Setup of try-cedar:
## conv_mac
module conv_mac (
    input         clk,
    input         rst,           
    input         in_valid,
    input  [31:0] OperandA,      
    input  [31:0] OperandB,      
    input  [7:0]  kernel_size,
    output        out_valid,
    output [31:0] result
);
For scale: ~5,800 cells after synthesis, roughly 49 flip-flops, roughly 0.043 sq mm of cells after synthesis.
==> flow/config.mk <==
export PLATFORM = sky130hd
export DESIGN_NAME = conv_mac
export DESIGN_NICKNAME = conv_mac
export VERILOG_FILES = /design/flow/design.v
export SDC_FILE = /design/flow/constraint.sdc
export NUM_CORES = 4
export LEC_CHECK = 0
export CAP_MARGIN = 20
export CORE_MARGIN = 2
export CORE_UTILIZATION = 61
export CTS_CLUSTER_DIAMETER = 340
export GPL_ROUTABILITY_DRIVEN = 0
export GPL_TIMING_DRIVEN = 0
export MAX_ROUTING_LAYER = met5
export SLEW_MARGIN = 30
==> flow/constraint.sdc <==
create_clock -name core_clock -period 33.2 [get_ports {clk}]
set_input_delay 6.6400 -clock core_clock [delete_from_list [all_inputs] [get_ports {clk}]]
set_output_delay 6.6400 -clock core_clock [all_outputs]
set_load 0.01 [all_outputs]
run.sh (not shown) runs the stock make flow with config.mk's settings and CLKGATE_MAP_FILE=.
From the logs: try-cedar reached the end of the flow and failed the layout checks with setup timing.
The following lists how try-zinc was set up differently from try-cedar:
- changing CORE_UTILIZATION from 61 to 62
- setting ABC_AREA to 1 for the first time
- setting MIN_ROUTING_LAYER to met2 for the first time
- setting CELL_PAD_IN_SITES_DETAIL_PLACEMENT to 2 for the first time
- removing GPL_ROUTABILITY_DRIVEN (formerly 0)
- changing CTS_CLUSTER_DIAMETER from 340 to 53
- setting TNS_END_PERCENT to 65 for the first time
- removing MAX_ROUTING_LAYER (formerly met5)
- changing SLEW_MARGIN from 30 to 0
- changing the clock period (ns, I/O delays scaled along) from 33.2 to 43.3
--- outcome ---
- try-zinc is listed as incomplete: the tool reported an error in detailed placement and the run ended there.
- In try-zinc relative to try-cedar, number of buffer cells added on primary ports had gone down by more than a quarter.
- Adder-cell share of the synthesized area, try-zinc and try-cedar: lower on try-zinc
- Number of distinct standard cells referenced by the synthesized netlist for try-zinc is lower than for try-cedar.
#### Input delta (try-garnet over try-zinc)
- swapping 53 for 215 in CTS_CLUSTER_DIAMETER
- putting CTS_CLUSTER_SIZE at 60 where nothing was set
- clearing CELL_PAD_IN_SITES_DETAIL_PLACEMENT, which used to be 2
- clearing MIN_ROUTING_LAYER, which used to be met2
- swapping 0 for 20 in SLEW_MARGIN
- putting SETUP_SLACK_MARGIN at 2.44 where nothing was set
- swapping 62 for 72 in CORE_UTILIZATION
- clearing TNS_END_PERCENT, which used to be 65
- putting PLACE_DENSITY at 0.35 where nothing was set
- clearing GPL_TIMING_DRIVEN, which used to be 0
- swapping 43.3 for 37.4 in the clock period (ns, I/O delays scaled along)
try-garnet: GRT-0232 in global routing -> run aborted. Between try-garnet and try-zinc, the summed standard-cell area reported by yosys does not differ in any meaningful way. From try-zinc to try-garnet the numbers moved as follows: share of synthesized cell area in and, or, nand and nor gates did not really move, initial standard-cell utilization of the core went up. Compared to try-zinc, try-garnet has height of the die 19 microns lower. try-zinc -> try-garnet: cell count listed in synth_stat.txt delta 0, exact match. Number of distinct library cells after synthesis came out exactly the same in try-garnet and try-zinc. Taking try-zinc as the reference, in try-garnet placement row count has decreased; weighted congestion at the end of routability-driven global placement has decreased. Diff try-garnet..try-zinc | average cell area after synthesis | unchanged. The synthesized cell count of try-zinc and that of try-garnet are within noise of each other. try-zinc -> try-garnet: die outline area decreased by more than 10%.
For try-juniper, these inputs were changed with respect to try-garnet:
- removing ABC_AREA (formerly 1)
- removing PLACE_DENSITY (formerly 0.35)
- changing CORE_UTILIZATION from 72 to 10
- removing CTS_CLUSTER_SIZE (formerly 60)
- removing CTS_CLUSTER_DIAMETER (formerly 215)
- removing SETUP_SLACK_MARGIN (formerly 2.44)
- changing the clock period (ns, I/O delays scaled along) from 37.4 to 52.4
--- outcome ---
try-juniper went all the way through synthesis, placement and routing and the layout is clean on timing, DRC and antenna. try-juniper ends up with lower routability-driven placement congestion ratio than try-garnet does. In terms of sequential cell area fraction in the yosys report, try-garnet and try-juniper differ only marginally. try-juniper against try-garnet; synthesized instance count is down by more than 10%. Of the two values seen for largest combinational cell category by area, adder cells was produced by try-juniper and simple AND/OR/NAND/NOR gates by try-garnet.

---

job 7027:
conv_mac again, from the RTL that the note above started with.
export LEC_CHECK = 0
export ABC_AREA = 1
export CAP_MARGIN = 35
export CELL_PAD_IN_SITES_GLOBAL_PLACEMENT = 2
export CORE_MARGIN = 10
export CORE_UTILIZATION = 40
export GPL_TIMING_DRIVEN = 1
export PLACE_DENSITY_LB_ADDON = 0.27
export SLEW_MARGIN = 20
export TNS_END_PERCENT = 25
create_clock -name core_clock -period 33.9 [get_ports {clk}]
Job 7027 finished every stage; the final checks, however, were not passed, the failures being setup timing.
Input-level comparison between job 7103 and job 7027:
Settings: CAP_MARGIN changed from 35 to 20; TNS_END_PERCENT removed (was 25); CORE_MARGIN changed from 10 to 2; ABC_AREA removed (was 1); GPL_TIMING_DRIVEN removed (was 1); PLACE_DENSITY_LB_ADDON removed (was 0.27); CELL_PAD_IN_SITES_GLOBAL_PLACEMENT removed (was 2); the clock period (ns, I/O delays scaled along) changed from 33.9 to 43.0.
- Job 7103: all stages complete, timing, DRC and antenna checks passed
- Status: number of fill cells parity (job 7103, job 7027)
- Taking job 7027 as the reference, in job 7103 total wire length lower, post-synthesis share of cell area spent on full adders, half adders and majority gates saw an increase.
- Looking at largest family of logic cells by area, the simple AND/OR/NAND/NOR gates result is from job 7027; the adder cells one comes from job 7103.
- Diff job 7027 -> job 7103: cell area went down about 25%, required time of the worst setup path +9050 ps.
Inputs modified between job 7103 and job 4175:
Settings: CTS_CLUSTER_DIAMETER now 215, previously not set; CTS_CLUSTER_SIZE now 60, previously not set; CORE_UTILIZATION now 72, was 40; ABC_AREA now 1, previously not set; the clock period (ns, I/O delays scaled along) now 37.4, was 43.0.
### Flow results
- What the final checks of job 4175 revealed, after a flow that finished every stage, was a layout that fails on setup timing.
- Job 7103 -> job 4175: count of endpoints failing hold in the final timing report delta 0, exact match
- Job 4175 vs. job 7103: worst-case hold slack higher; number of logic inverters in the finished layout has increased; number of antenna repair diodes now sits higher.
- Of job 4175 and job 7103, it is job 4175 that has the higher floorplan-stage core utilization.
- Synthesized area divided by synthesized cell count: job 4175 lower than job 7103
- Lower worst setup slack was reported by job 4175, not job 7103.
- Job 7103 → job 4175: total of cells resized after clock tree synthesis went up; growth of design area from synthesis to finish went up 8.0 points.
- Going from job 7103 to job 4175, final setup TNS shrinks by 5480 ps.
Modified inputs, job 2590 compared to job 4175
Settings: changing CORE_UTILIZATION from 72 to 69; changing CTS_CLUSTER_DIAMETER from 215 to 241; changing CTS_CLUSTER_SIZE from 60 to 98; setting SETUP_SLACK_MARGIN to -1.81 for the first time; changing the clock period (ns, I/O delays scaled along) from 37.4 to 36.7.
Results
Nothing crashed in job 2590 and all stages finished; the problem is that the final layout failed, the offending checks being setup timing. Smallest setup slack after layout in job 2590 is 620 ps above job 4175. In job 2590 the number of cells in the design after placement turned out 124 higher than in job 4175. The run showing the smaller core utilization is job 2590. Count of clock-buffer cells in the layout ended up 1 higher on job 2590 than on job 4175. Post-route clock period utilization, job 4175 and job 2590, higher one = job 4175. Against job 4175, job 2590 comes in 2.1 points lower on global-route usage. For job 4175, the slowest stage cell on the critical path was sky130_fd_sc_hd__fa_1, unlike job 2590, where it was sky130_fd_sc_hd__clkdlybuf4s50_1.
diff inputs: job 2590 => job 3368
Settings: a deleted ABC_AREA that had been 1; a deleted CTS_CLUSTER_DIAMETER that had been 241; a change of CORE_UTILIZATION from 69 to 40; a deleted CTS_CLUSTER_SIZE that had been 98; a deleted SETUP_SLACK_MARGIN that had been -1.81; a change of the clock period (ns, I/O delays scaled along) from 36.7 to 44.0.
--- outcome ---
On die area, the higher figure sits with job 3368, not job 2590.
Job 3368 ends up with a ratio of final minimum period to clock period that is 4.9 points lower than in job 2590.
No stage failed in job 3368, and the final checks on the layout all came back clean.

---

The RTL this note starts from:
==> flow/design.v <==
module floating_Mult(
    input               clk, 
    input               rst,
    input       [31:0]  OperandA,
    input       [31:0]  OperandB,
    input               in_valid,
    output              zero_exponent,  
    output              Exception,  
    output              NaN,  
    output reg          out_valid,
    output reg  [31:0]  out
);
    reg sign_out;
    reg normalize;  
    reg [7:0] Exponent_out;
    reg [22:0] Mantissa_out;
    reg [23:0] OperandA_reg, OperandB_reg;  
    reg [47:0] Mantissa_product;
    localparam BIAS = 127;
    always @(*) begin
        out = 32'b0;
        out_valid = 1'b0;
        sign_out = 1'b0;
        normalize = 1'b0;
        Exponent_out = 8'b0;
        Mantissa_out = 23'b0;
        OperandA_reg = 24'b0;
        OperandB_reg = 24'b0;
        Mantissa_product = 48'b0;
        if(~rst) begin
            out = 32'b0;
            out_valid = 1'b0;
        end
        else if(in_valid) begin 
            sign_out = OperandA[31] ^ OperandB[31];
       		OperandA_reg = (|OperandA[30:23]) ? {1'b1, OperandA[22:0]} : {1'b0, OperandA[22:0]};
            OperandB_reg = (|OperandB[30:23]) ? {1'b1, OperandB[22:0]} : {1'b0, OperandB[22:0]};
            Mantissa_product = OperandA_reg * OperandB_reg;
            normalize = Mantissa_product[47];  
            if(~normalize && ~zero_exponent) begin
      			Mantissa_product = Mantissa_product << 1 ;
      			Mantissa_out = Mantissa_product[46:24] + Mantissa_product[23] ;  
      			normalize = Mantissa_product[47];
      			Exponent_out = (OperandA[30:23] + OperandB[30:23] - BIAS);
    		end
  			else begin
  				Mantissa_out = Mantissa_product [46:24];  
  				Exponent_out = (OperandA[30:23] + OperandB[30:23] - BIAS) + normalize;
  			end
            if (zero_exponent) begin
                out = 32'b0;
                out_valid = 1'b1;
            end
            else if(NaN) begin
                out = {sign_out,8'b1111_1111, 23'b111_1111_1111_1111_1111_1111};
                out_valid = 1'b1;
            end
            else if(Exception) begin
                out = {sign_out,8'b1111_1111,23'b0};
                out_valid = 1'b1;
            end
            else if (normalize) begin
                out = {sign_out, Exponent_out, Mantissa_out};
                out_valid = 1'b1;
            end
        end
        else begin  
            out = 32'b0;
            out_valid = 1'b0;
        end
    end
    assign Exception = ( ( (&OperandA[30:23]) && (OperandA[22:0] == 0) )   || ( (&OperandB[30:23]) && (OperandB[22:0] == 0) ) ) ? 1'b1 : 1'b0;
    assign zero_exponent = ((OperandA[30:23] == 0) | (OperandB[30:23] == 0)) ? 1'b1 : 1'b0;
    assign NaN =( ( (OperandA[30:23] == 8'b1111_1111) && (OperandA [22:0] != 23'b0) ) || ( (OperandB[30:23] == 8'b1111_1111) && (OperandB [22:0] != 23'b0) ) ) ? 1 : 0; 
endmodule
module Adder(
    input               clk,
    input               rst,
    input       [31:0]  OperandA,
    input       [31:0]  OperandB,
    input               in_valid,
    output              Exception,  
    output              zero_exponent,
    output              NaN,
    output reg out_valid,
output reg [31:0] out
    );
reg signA;
reg [23:0] mantissaA;
reg [7:0] expA;
reg signB;
reg [23:0] mantissaB;
reg [7:0] expB, expB_new;
reg [24:0] mantissa_sum;
reg [23:0] mantissaB_shift;
reg sign_out;
reg [7:0] exp_out;
reg [22:0] mantissa_out;
reg [8:0] Diff_exponent;  
integer norm_i;
always @(*) begin
    out = 32'b0;
    out_valid = 1'b0;
    expB_new = 8'b0;
    mantissa_sum = 25'b0;
    mantissaB_shift = 24'b0;
    sign_out = 1'b0;
    exp_out = 8'b0;
    mantissa_out = 23'b0;
    Diff_exponent = 9'b0;
    signA = OperandA [31];
    expA = OperandA [30:23];
    mantissaA = (|OperandA[30:23]) ? {1'b1, OperandA[22:0]} : {1'b0, OperandA[22:0]};
    signB = OperandB [31];
    expB = OperandB [30:23];
    mantissaB = (|OperandB[30:23]) ? {1'b1, OperandB[22:0]} : {1'b0, OperandB[22:0]};
    if (~rst) begin
        out = 32'b0;
        out_valid = 1'b0;
    end
    else if(in_valid) begin
       if (expA < expB) begin
            {signA, expA, mantissaA, signB, expB, mantissaB} = {signB, expB, mantissaB, signA, expA, mantissaA};
        end
        Diff_exponent = expA - expB ;
        expB_new = expB + Diff_exponent ;
        mantissaB_shift = (Diff_exponent > 0) ? mantissaB >> Diff_exponent : mantissaB ;
        exp_out = expA;
        if(signA == signB) begin
            mantissa_sum = mantissaA + mantissaB_shift;
            sign_out = signA;
        end
        else begin
        if(mantissaA >= mantissaB_shift) begin
            mantissa_sum = mantissaA - mantissaB_shift;
            sign_out = signA;
        end
        else begin
            mantissa_sum = mantissaB_shift - mantissaA;
            sign_out = signB ;
        end
        end
        if(mantissa_sum[24]) begin
            mantissa_sum = mantissa_sum >> 1;  
            exp_out = exp_out + 1 ;
        end 
        for (norm_i = 0; norm_i < 24; norm_i = norm_i + 1)
            if (~ mantissa_sum[23] & (|mantissa_sum) )
            begin
            mantissa_sum = mantissa_sum << 1;
            exp_out = exp_out - 1;
            end
        mantissa_out = mantissa_sum[22:0];
         if(NaN) begin
            out = {sign_out,8'b1111_1111, 23'b111_1111_1111_1111_1111_1111};
            out_valid = 1'b1;
        end
        else if(Exception) begin
            out = {sign_out,8'b1111_1111,23'b0};
            out_valid = 1'b1;
        end
        else begin
            out = {sign_out, exp_out, mantissa_out};
            out_valid = 1'b1;
        end
    end
    else begin
        out_valid = 1'b0;
    end
end
assign NaN =( ( (OperandA[30:23] == 8'b1111_1111) && (OperandA [22:0] != 23'b0) ) || ( (OperandB[30:23] == 8'b1111_1111) && (OperandB [22:0] != 23'b0) ) ) ? 1 : 0;
assign Exception = ( ( (&OperandA[30:23]) && (OperandA[22:0] == 0) )   || ( (&OperandB[30:23]) && (OperandB[22:0] == 0) ) ) ? 1'b1 : 1'b0;
endmodule 
module Accumulator(
    input               clk, 
    input               rst,
    input    [31:0]     IN1,
    input               in_valid,
    input [7:0]         kernel_size,
    output reg [31:0]   Accumulator,
    output reg              output_valid
    );
wire [31:0] out;
wire [15:0] counter_tmp;
reg  [15:0] counter ;
assign counter_tmp = kernel_size*kernel_size;
always @(posedge clk or negedge rst) begin
    if(~rst) begin
        Accumulator <= 0;
        output_valid <= 0;
        counter <= 0;
    end
    else if (in_valid) begin
      counter <= counter + 1 ;
        if (counter == counter_tmp-1)
          begin
            counter <= 0;
            output_valid <= 1;
            Accumulator <= (counter == 0) ? IN1 : out;  
          end
        else if (counter == 0)begin
          Accumulator <= IN1;  
          output_valid <= 0;
        end
       else
         begin
        Accumulator <= out;
        output_valid <= 0;
         end
    end
    else begin
      Accumulator <= Accumulator;  
      output_valid <= 0;
      end
end
        Adder add_inst(
            .clk(clk),
            .rst(rst),
            .OperandA(IN1),
            .OperandB(Accumulator),
            .in_valid(in_valid),
            .Exception(),
            .zero_exponent(),
            .NaN(),
            .out_valid(),
            .out(out)
        );
endmodule 
module conv_mac (
    input         clk,
    input         rst,           
    input         in_valid,
    input  [31:0] OperandA,      
    input  [31:0] OperandB,      
    input  [7:0]  kernel_size,
    output        out_valid,
    output [31:0] result
);
wire        acc_en;
wire [31:0] mult_result;
floating_Mult multiplier(
    .clk(clk),
    .rst(rst),
    .OperandA(OperandA),
    .OperandB(OperandB),
    .in_valid(in_valid),
    .zero_exponent(),
    .Exception(),
    .NaN(),
    .out_valid(acc_en),
    .out(mult_result)
);
Accumulator accumulator(
    .clk(clk),
    .rst(rst),
    .IN1(mult_result),
    .in_valid(acc_en),
    .Accumulator(result),
    .output_valid(out_valid),
    .kernel_size(kernel_size)
);
endmodule
Settings: LEC_CHECK=0, ABC_AREA=1, CAP_MARGIN=20, CELL_PAD_IN_SITES_DETAIL_PLACEMENT=0, CELL_PAD_IN_SITES_GLOBAL_PLACEMENT=0, CORE_ASPECT_RATIO=0.5, CORE_MARGIN=2, CORE_UTILIZATION=43, CTS_CLUSTER_DIAMETER=336, CTS_CLUSTER_SIZE=99, GPL_ROUTABILITY_DRIVEN=0, MAX_ROUTING_LAYER=met4, MIN_ROUTING_LAYER=met1, PLACE_DENSITY_LB_ADDON=0.3, SLEW_MARGIN=20, TNS_END_PERCENT=5; clock period 74.6 ns.
==> next run, changes <==
==> flow/config.mk (replaced) <==
export PLATFORM = sky130hd
export DESIGN_NAME = conv_mac
export DESIGN_NICKNAME = conv_mac
export VERILOG_FILES = /design/flow/design.v
export SDC_FILE = /design/flow/constraint.sdc
export NUM_CORES = 4
export LEC_CHECK = 0
export CAP_MARGIN = 20
export CORE_MARGIN = 2
export CORE_UTILIZATION = 55
export SLEW_MARGIN = 20
==> flow/constraint.sdc (replaced) <==
create_clock -name core_clock -period 43.0 [get_ports {clk}]
set_input_delay 8.6000 -clock core_clock [delete_from_list [all_inputs] [get_ports {clk}]]
set_output_delay 8.6000 -clock core_clock [all_outputs]
set_load 0.01 [all_outputs]
What happened: First-iteration DRC count shrinks by 13%. Cell area shrinks by about 2.3%. Clock skew grows by 0.014 ns. Worst setup slack degrades by 20 ns.
==> next run, changes <==
--- a/flow/config.mk
+++ b/flow/config.mk
@@ -7,5 +7,9 @@
 export LEC_CHECK = 0
-export CAP_MARGIN = 20
+export ABC_AREA = 1
+export CAP_MARGIN = 5
 export CORE_MARGIN = 2
-export CORE_UTILIZATION = 55
+export CORE_UTILIZATION = 72
+export CTS_CLUSTER_DIAMETER = 215
+export CTS_CLUSTER_SIZE = 60
+export MAX_ROUTING_LAYER = met4
 export SLEW_MARGIN = 20
==> flow/constraint.sdc (replaced) <==
create_clock -name core_clock -period 33.4 [get_ports {clk}]
set_input_delay 6.6800 -clock core_clock [delete_from_list [all_inputs] [get_ports {clk}]]
set_output_delay 6.6800 -clock core_clock [all_outputs]
set_load 0.01 [all_outputs]
Now the flow failed in 5_1_grt with GRT-0116.
Die area is lower by about a fifth.
Area after synthesis rose by a few percent.
Synthesized cell count rises by a quarter to a third.
==> next run, changes <==
==> flow/config.mk (replaced) <==
export PLATFORM = sky130hd
export DESIGN_NAME = conv_mac
export DESIGN_NICKNAME = conv_mac
export VERILOG_FILES = /design/flow/design.v
export SDC_FILE = /design/flow/constraint.sdc
export NUM_CORES = 4
export LEC_CHECK = 0
export CAP_MARGIN = 20
export CORE_MARGIN = 2
export CORE_UTILIZATION = 66
export CTS_CLUSTER_SIZE = 60
export SLEW_MARGIN = 20
==> flow/constraint.sdc (replaced) <==
create_clock -name core_clock -period 37.4 [get_ports {clk}]
set_input_delay 7.4800 -clock core_clock [delete_from_list [all_inputs] [get_ports {clk}]]
set_output_delay 7.4800 -clock core_clock [all_outputs]
set_load 0.01 [all_outputs]
What happened: With this change the flow finished with timing, DRC and antenna clean; synthesized area came out lower by 3.6%; die area goes up by 5.1%; synthesized cell count decreases by 20%.
